build 83:
// top
module top(
     input wire clk, reset,
     input wire start, si,
     output wire [3:0] an,
     output wire [7:0] sseg
    );
Settings: LEC_CHECK=0, CAP_MARGIN=15, CELL_PAD_IN_SITES_DETAIL_PLACEMENT=0, CORE_ASPECT_RATIO=1.59, CORE_MARGIN=2, CORE_UTILIZATION=70, CTS_CLUSTER_SIZE=99, HOLD_SLACK_MARGIN=0.26, MAX_ROUTING_LAYER=met5, SETUP_SLACK_MARGIN=0.14, SLEW_MARGIN=20; clock period 3.3 ns.
run.sh (not shown) runs the stock make flow with config.mk's settings and CLKGATE_MAP_FILE=.
Build 83 finished every stage and its layout cleared the timing, DRC and antenna checks.
Inputs modified between build 83 and build 25:
- MAX_ROUTING_LAYER removed (was met5)
- CTS_CLUSTER_SIZE removed (was 99)
- CORE_ASPECT_RATIO removed (was 1.59)
- CAP_MARGIN changed from 15 to 20
- SETUP_SLACK_MARGIN removed (was 0.14)
- CELL_PAD_IN_SITES_DETAIL_PLACEMENT removed (was 0)
- HOLD_SLACK_MARGIN removed (was 0.26)
- CORE_UTILIZATION changed from 70 to 41
- the clock period (ns, I/O delays scaled along) changed from 3.3 to 5.22
Notes after the runs:
Looking at die area, build 25 sits 13,000 um^2 higher than build 83 does.
Going from build 83 to build 25, total vias in the final route now smaller; count of H-tree levels built during CTS comparable; sequential share of layout area now smaller.
Build 83 → build 25: cell count after placement moved up; final total power decreased 1.8 mW; clock-buffer cell count shows an increase of about 38%; overall track demand over capacity in global routing lower.
Any difference in clock edge transition at the registers on the reported setup and hold paths between build 83 and build 25 is small enough to ignore.
Re starting density of the core: build 25 is 29 points down on build 83.
Input-level comparison between build 79 and build 25:
- a change of CORE_UTILIZATION from 41 to 71
- an added CTS_CLUSTER_DIAMETER of 96
- an added PLACE_DENSITY_LB_ADDON of 0.06
- an added ABC_AREA of 1
- a change of the clock period (ns, I/O delays scaled along) from 5.22 to 3.47
[summary]
The final reports for build 79 and build 25 show xor/xnor cell area share of the yosys netlist lower in the former. Summary of build 79 over build 25: total cell area reported by yosys after synthesis increased by 810 um^2 relative to the old numbers; number of cells on the worst hold path increased by 1 relative to the old numbers; final area increased by 370 um^2 relative to the old numbers.

* * *

Starting RTL as in the previous note.
clock: 6.84 ns
lec_check: 0
abc_area: 0
cap_margin: 20
core_aspect_ratio: 0.54
core_margin: 2
core_utilization: 64
cts_cluster_diameter: 108
cts_cluster_size: 15
gpl_routability_driven: 0
place_density_lb_addon: 0.07
slew_margin: 20
The starting point finished with timing, DRC and antenna clean.
Rerun with:
==> flow/config.mk (replaced) <==
export PLATFORM = sky130hd
export DESIGN_NAME = top
export DESIGN_NICKNAME = top
export VERILOG_FILES = /design/flow/design.v
export SDC_FILE = /design/flow/constraint.sdc
export NUM_CORES = 4
export LEC_CHECK = 0
export ABC_AREA = 1
export CAP_MARGIN = 20
export CORE_MARGIN = 2
export CORE_UTILIZATION = 72
export CTS_CLUSTER_DIAMETER = 368
export CTS_CLUSTER_SIZE = 15
export PLACE_DENSITY_LB_ADDON = 0.07
export SLEW_MARGIN = 20
==> flow/constraint.sdc (replaced) <==
create_clock -name core_clock -period 2.9 [get_ports {clk}]
set_input_delay 0.5800 -clock core_clock [delete_from_list [all_inputs] [get_ports {clk}]]
set_output_delay 0.5800 -clock core_clock [all_outputs]
set_load 0.01 [all_outputs]
=> Global-route usage grows by 3.3 points. Clock power came out higher by well over a third. Area after synthesis came out higher by a few percent. Die size came out lower by a few percent. Total power rises to 2.6 times its value. Setup slack loses 2.2 ns. First-iteration DRC count goes up by a little under a tenth. Hold slack got worse by 0.053 ns. Count of clock-buffer cells in the layout stays the same. Synthesized cell count increases by a quarter to a third. Clock skew hardly moves.
Rerun with:
==> flow/config.mk (replaced) <==
export PLATFORM = sky130hd
export DESIGN_NAME = top
export DESIGN_NICKNAME = top
export VERILOG_FILES = /design/flow/design.v
export SDC_FILE = /design/flow/constraint.sdc
export NUM_CORES = 4
export LEC_CHECK = 0
export ABC_AREA = 1
export CAP_MARGIN = 0
export CORE_MARGIN = 2
export CORE_UTILIZATION = 72
export CTS_CLUSTER_DIAMETER = 400
export CTS_CLUSTER_SIZE = 10
export PLACE_DENSITY_LB_ADDON = 0.04
export SETUP_SLACK_MARGIN = 0.26
export SLEW_MARGIN = 20
=> Cell area grows by 2.4%. Power grows by 9.9%. Wire length grows by 2.5%. Fmax shrinks by 2.7%. Synthesized cell count stays the same. Area after synthesis does not change. Sequential power stays flat. Worst hold slack improves by 0.0061 ns. Via count grows by 1.7%. Worst setup slack degrades by 0.077 ns.
Rerun with:
==> flow/config.mk (replaced) <==
export PLATFORM = sky130hd
export DESIGN_NAME = top
export DESIGN_NICKNAME = top
export VERILOG_FILES = /design/flow/design.v
export SDC_FILE = /design/flow/constraint.sdc
export NUM_CORES = 4
export LEC_CHECK = 0
export ABC_AREA = 1
export CAP_MARGIN = 15
export CELL_PAD_IN_SITES_DETAIL_PLACEMENT = 0
export CORE_ASPECT_RATIO = 0.9
export CORE_MARGIN = 2
export CORE_UTILIZATION = 72
export CTS_CLUSTER_SIZE = 99
export MAX_ROUTING_LAYER = met5
export PLACE_DENSITY = 0.36
export SETUP_SLACK_MARGIN = 0.84
export SLEW_MARGIN = 20
With this change the flow finished but failed the layout checks on setup timing; hold slack degrades by 0.014 ns; wire length came out higher by 24%; via count came out higher by 8.5%; worst setup slack degrades by 0.094 ns; synthesized area does not change; utilization came out higher by 8.0 points; total power came out higher by 16%; synthesized cell count is unchanged; clock power came out higher by 22%; design area came out higher by 9.0%.
Rerun with:
==> flow/config.mk (replaced) <==
export PLATFORM = sky130hd
export DESIGN_NAME = top
export DESIGN_NICKNAME = top
export VERILOG_FILES = /design/flow/design.v
export SDC_FILE = /design/flow/constraint.sdc
export NUM_CORES = 4
export LEC_CHECK = 0
export ABC_AREA = 1
export CAP_MARGIN = 20
export CORE_MARGIN = 2
export CORE_UTILIZATION = 72
export SLEW_MARGIN = 20
Outcome:
- This time the run passed the timing, DRC and antenna checks
- utilization decreases by 7.5 points
- setup slack improved by 0.15 ns
- design area shrinks by 7.7%
- routed wire length decreases by 20%
- hold slack gains 0.019 ns

* * *

Starting RTL as in the previous note.
clock: 3.64 ns
lec_check: 0
cap_margin: 15
cell_pad_in_sites_detail_placement: 0
core_margin: 2
core_utilization: 72
cts_cluster_size: 29
hold_slack_margin: -0.09
max_routing_layer: met5
setup_slack_margin: 0.97
slew_margin: 20
Change:
- ABC_AREA: not set -> 1
- CAP_MARGIN: 15 -> 20
- CELL_PAD_IN_SITES_DETAIL_PLACEMENT: 0 -> not set
- CTS_CLUSTER_SIZE: 29 -> not set
- HOLD_SLACK_MARGIN: -0.09 -> not set
- MAX_ROUTING_LAYER: met5 -> not set
- SETUP_SLACK_MARGIN: 0.97 -> not set
- clock period: 3.64 -> 15.4 ns (I/O delays scaled with it)
- The new run passed the timing, DRC and antenna checks
- die size rises by a few percent
- clock skew rises by 0.0066 ns
- wire length rises by a few percent
- worst setup slack improved by 8.7 ns
Change:
- CTS_CLUSTER_SIZE: not set -> 10
- SETUP_SLACK_MARGIN: not set -> 0.26
- clock period: 15.4 -> 2.9 ns (I/O delays scaled with it)
Core utilization increases by 1.3 points.
Wire length goes up by 2.5%.
Hold slack is worse by 0.031 ns.
Clock power grows to 4.5 times its value.
Non-clock buffer count grows by 38.
Via count climbs by about 2.5%.
Final area is higher by 1.6%.
Change:
- CORE_ASPECT_RATIO: not set -> 0.92
- CTS_CLUSTER_DIAMETER: not set -> 96
- CTS_CLUSTER_SIZE: 10 -> not set
- GPL_ROUTABILITY_DRIVEN: not set -> 0
- PLACE_DENSITY: not set -> 0.39
- SETUP_SLACK_MARGIN: 0.26 -> 0.38
Result:
- The changed run finished clean
- power rose slightly
- clock-buffer cell count rose by 8
- sequential power stays flat
- worst setup slack gets worse by 0.014 ns
- clock skew rose by 0.0060 ns
- utilization rose by 1.6 points
- design area hardly moves
- synthesized area does not change
- sequential share of layout area is about the same
- cell count rose slightly

* * *

Starting RTL as in the previous note.
// top
module top(
     input wire clk, reset,
     input wire start, si,
     output wire [3:0] an,
     output wire [7:0] sseg
    );
==> flow/config.mk <==
export PLATFORM = sky130hd
export DESIGN_NAME = top
export DESIGN_NICKNAME = top
export VERILOG_FILES = /design/flow/design.v
export SDC_FILE = /design/flow/constraint.sdc
export NUM_CORES = 4
export LEC_CHECK = 0
export ABC_AREA = 1
export CAP_MARGIN = 20
export CORE_MARGIN = 2
export CORE_UTILIZATION = 71
export PLACE_DENSITY_LB_ADDON = 0.16
export SLEW_MARGIN = 20
==> flow/constraint.sdc <==
create_clock -name core_clock -period 4.41 [get_ports {clk}]
set_input_delay 0.8820 -clock core_clock [delete_from_list [all_inputs] [get_ports {clk}]]
set_output_delay 0.8820 -clock core_clock [all_outputs]
set_load 0.01 [all_outputs]
The starting point went through all stages and came out clean.
Rerun with:
- CORE_UTILIZATION: 71 -> 72
- PLACE_DENSITY_LB_ADDON: 0.16 -> 0.08
- clock period: 4.41 -> 2.9 ns (I/O delays scaled with it)
After rerunning: Final cell count grows by 1.3%; die size falls by 1.3%; final area grows by 1.8%; hold slack loses 0.017 ns.
Rerun with:
- CTS_CLUSTER_DIAMETER: not set -> 376
- CTS_CLUSTER_SIZE: not set -> 15
- PLACE_DENSITY_LB_ADDON: 0.08 -> 0.07
- SETUP_SLACK_MARGIN: not set -> 0.36
- SLEW_MARGIN: 20 -> 40
Result: The new run passed the timing, DRC and antenna checks; flip-flop count is unchanged; synthesized area stays the same; register-to-register slack loses 0.05 ns.

* * *

Setup of exp/juniper:
top again, from the RTL that the note above started with.
clock: 2.9 ns
lec_check: 0
abc_area: 0
cap_margin: 0
core_aspect_ratio: 0.92
core_margin: 2
core_utilization: 72
cts_cluster_diameter: 96
gpl_routability_driven: 0
hold_slack_margin: -0.08
place_density: 0.39
setup_slack_margin: 0.38
slew_margin: 20
exp/juniper finished all stages; layout check result: FAIL, due to negative setup slack.
Input changes introduced in exp/cedar (baseline for comparison: exp/juniper):
- SETUP_SLACK_MARGIN: 0.38 -> 0.73
- PLACE_DENSITY_LB_ADDON: unset -> 0.08
- CTS_CLUSTER_DIAMETER: 96 -> 93
- HOLD_SLACK_MARGIN: -0.08 -> unset
- CAP_MARGIN: 0 -> 20
- PLACE_DENSITY: 0.39 -> unset
- CORE_ASPECT_RATIO: 0.92 -> unset
- ABC_AREA: 0 -> 1
Per the final summary, exp/cedar finished and its layout is clean on timing, DRC and antenna. exp/cedar vs. exp/juniper: area growth from synthesis to layout went down by 0.59 points. In exp/cedar the normalized max-slew margin turned out 22 points higher than in exp/juniper. Re share of the core filled with cells: exp/juniper and exp/cedar aren't equal, and the lower value belongs to exp/cedar. Clock network power share came out lower on exp/cedar than on exp/juniper. Netlist area before placement for exp/cedar is higher than for exp/juniper. Re sequential cell count: no difference whatsoever between exp/cedar and exp/juniper. On latest clock arrival within the worst-skew pair, exp/juniper and exp/cedar are neck and neck.
### exp/cedar -> exp/lagoon
- changing CTS_CLUSTER_DIAMETER from 93 to 96
- removing SETUP_SLACK_MARGIN (formerly 0.73)
- removing GPL_ROUTABILITY_DRIVEN (formerly 0)
- setting PLACE_DENSITY to 0.39 for the first time
- removing PLACE_DENSITY_LB_ADDON (formerly 0.08)
## What came out
Looking at global-route wire length before repair across both flows, exp/lagoon is the stronger of the two, with exp/cedar trailing. exp/lagoon ended with more sequential cell area share than exp/cedar. Cmp exp/lagoon vs exp/cedar: number of clock buffers in the layout lower in exp/lagoon. Measured against exp/cedar, the power in combinational cells of exp/lagoon comes out at 0.76 times the reference value. [exp/lagoon vs exp/cedar] post-route clock period utilization: lower in exp/lagoon. Diff exp/cedar -> exp/lagoon: final worst setup slack saw an increase; worst hold slack increased by 0.052 ns relative to the old numbers. Having completed the whole flow, exp/lagoon delivered a layout that passed the timing, DRC and antenna checks. [compare] base=exp/cedar new=exp/lagoon: utilization of the core after routing now sits lower, total iterations of the first detailed-routing run now sits lower.
[inputs] exp/raven vs exp/lagoon
- SETUP_SLACK_MARGIN now 0.72, previously not set
- CORE_ASPECT_RATIO now 0.88, previously not set
- GPL_ROUTABILITY_DRIVEN now 0, previously not set
Results
- Lower part of the cycle the worst path needs was reported by exp/lagoon, not exp/raven.
- exp/lagoon → exp/raven: final cell count climbed 28, worst setup slack lower.
Modified inputs, exp/maple compared to exp/raven
- GPL_ROUTABILITY_DRIVEN no longer set, was 0
- SLEW_MARGIN now 40, was 20
- PLACE_DENSITY_LB_ADDON now 0.07, previously not set
- CTS_CLUSTER_SIZE now 15, previously not set
- CTS_CLUSTER_DIAMETER now 368, was 96
- PLACE_DENSITY no longer set, was 0.39
- SETUP_SLACK_MARGIN now 0.74, was 0.72
- CORE_ASPECT_RATIO no longer set, was 0.88
==> comparison <==
Comparing exp/raven against exp/maple, there is no change at all in critical path depth. The biggest cell delay along the critical path number comes out higher for exp/raven vs exp/maple. Area of all placed cells without fillers: exp/maple better than exp/raven. Side by side, data arrival time of the critical path turned out lower in exp/maple than in exp/raven. Between exp/maple and exp/raven, clock-cell share of area is higher for exp/raven, exp/maple comes in under that.
### exp/maple -> exp/garnet
- changing SETUP_SLACK_MARGIN from 0.74 to 0.45
- changing CTS_CLUSTER_DIAMETER from 368 to 91
- changing SLEW_MARGIN from 40 to 20
Results
- Looking at minimum clock period after layout, exp/garnet sits 0.058 ns below exp/maple.
- Buffer count excluding the clock tree in the final layout, exp/maple and exp/garnet, higher one = exp/maple.
- Diff exp/maple -> exp/garnet: count of multi-input combinational gates barely changed, final layout net count dropped 18, CTS buffer count saw an increase.
- Diff exp/maple and exp/garnet: met1 global-route usage lower in exp/maple
- Of exp/maple and exp/garnet, the lower number of gates given a new drive strength after cts belongs to exp/garnet.
- Clock network power share ends up lower on exp/maple.
- Delta (exp/garnet minus exp/maple): worst relative slew slack decreased by 3.9 points relative to the old numbers; share of power burned in combinational logic has decreased; power ~0 delta.

* * *

top again, from the RTL that the note above started with.
==> flow/config.mk <==
export PLATFORM = sky130hd
export DESIGN_NAME = top
export DESIGN_NICKNAME = top
export VERILOG_FILES = /design/flow/design.v
export SDC_FILE = /design/flow/constraint.sdc
export NUM_CORES = 4
export LEC_CHECK = 0
export ABC_AREA = 0
export CAP_MARGIN = 15
export CORE_ASPECT_RATIO = 0.77
export CORE_MARGIN = 10
export CORE_UTILIZATION = 22
export CTS_CLUSTER_SIZE = 22
export GPL_TIMING_DRIVEN = 1
export PLACE_DENSITY_LB_ADDON = 0.1
export SLEW_MARGIN = 20
export TNS_END_PERCENT = 65
==> flow/constraint.sdc <==
create_clock -name core_clock -period 6.95 [get_ports {clk}]
set_input_delay 1.3900 -clock core_clock [delete_from_list [all_inputs] [get_ports {clk}]]
set_output_delay 1.3900 -clock core_clock [all_outputs]
set_load 0.01 [all_outputs]
Change:
Settings changed: ABC_AREA 0 to default, CAP_MARGIN 15 to 20, CORE_ASPECT_RATIO 0.77 to default, CORE_MARGIN 10 to 2, CORE_UTILIZATION 22 to 26, CTS_CLUSTER_SIZE 22 to default, GPL_TIMING_DRIVEN 1 to 0, PLACE_DENSITY_LB_ADDON 0.1 to default, SETUP_SLACK_MARGIN from default to 1.92, TNS_END_PERCENT 65 to default.
Clock period 6.95 ns to 10.0 ns, I/O delays scaled along.
Outcome:
- worst hold slack is better by 7.7 ps
- first-iteration DRC count went up by 32%
- total power went down by about 30%
- count of clock-buffer cells in the layout went down by 6
- core utilization went up by 5.0 points
- setup slack is better by 2300 ps
Change:
Settings changed: ABC_AREA from default to 1, CAP_MARGIN 20 to 30, CORE_ASPECT_RATIO from default to 0.74, CORE_UTILIZATION 26 to 25, GPL_ROUTABILITY_DRIVEN from default to 0, GPL_TIMING_DRIVEN 0 to default, HOLD_SLACK_MARGIN from default to 0.19, MAX_ROUTING_LAYER from default to met4, SETUP_SLACK_MARGIN 1.92 to -0.08.
Via count rises by 12%.
Clock power falls by about 4%.
Utilization falls by 2.0 points.
Change:
Settings changed: CAP_MARGIN 30 to 20, CELL_PAD_IN_SITES_GLOBAL_PLACEMENT from default to 1, CORE_ASPECT_RATIO 0.74 to default, CORE_UTILIZATION 25 to 26, GPL_TIMING_DRIVEN from default to 1, HOLD_SLACK_MARGIN 0.19 to default, MAX_ROUTING_LAYER met4 to default, MIN_ROUTING_LAYER from default to met2, SETUP_SLACK_MARGIN -0.08 to 1.92, TNS_END_PERCENT from default to 95.
=> The changed run ran to the end with violations: design-rule violations. Power climbs by 1.2%. Utilization goes up by 1.1 points. Wire length goes up by about 15%. Area after synthesis stays the same.
No activity file was given, so power comes from the tool's default toggle rates.
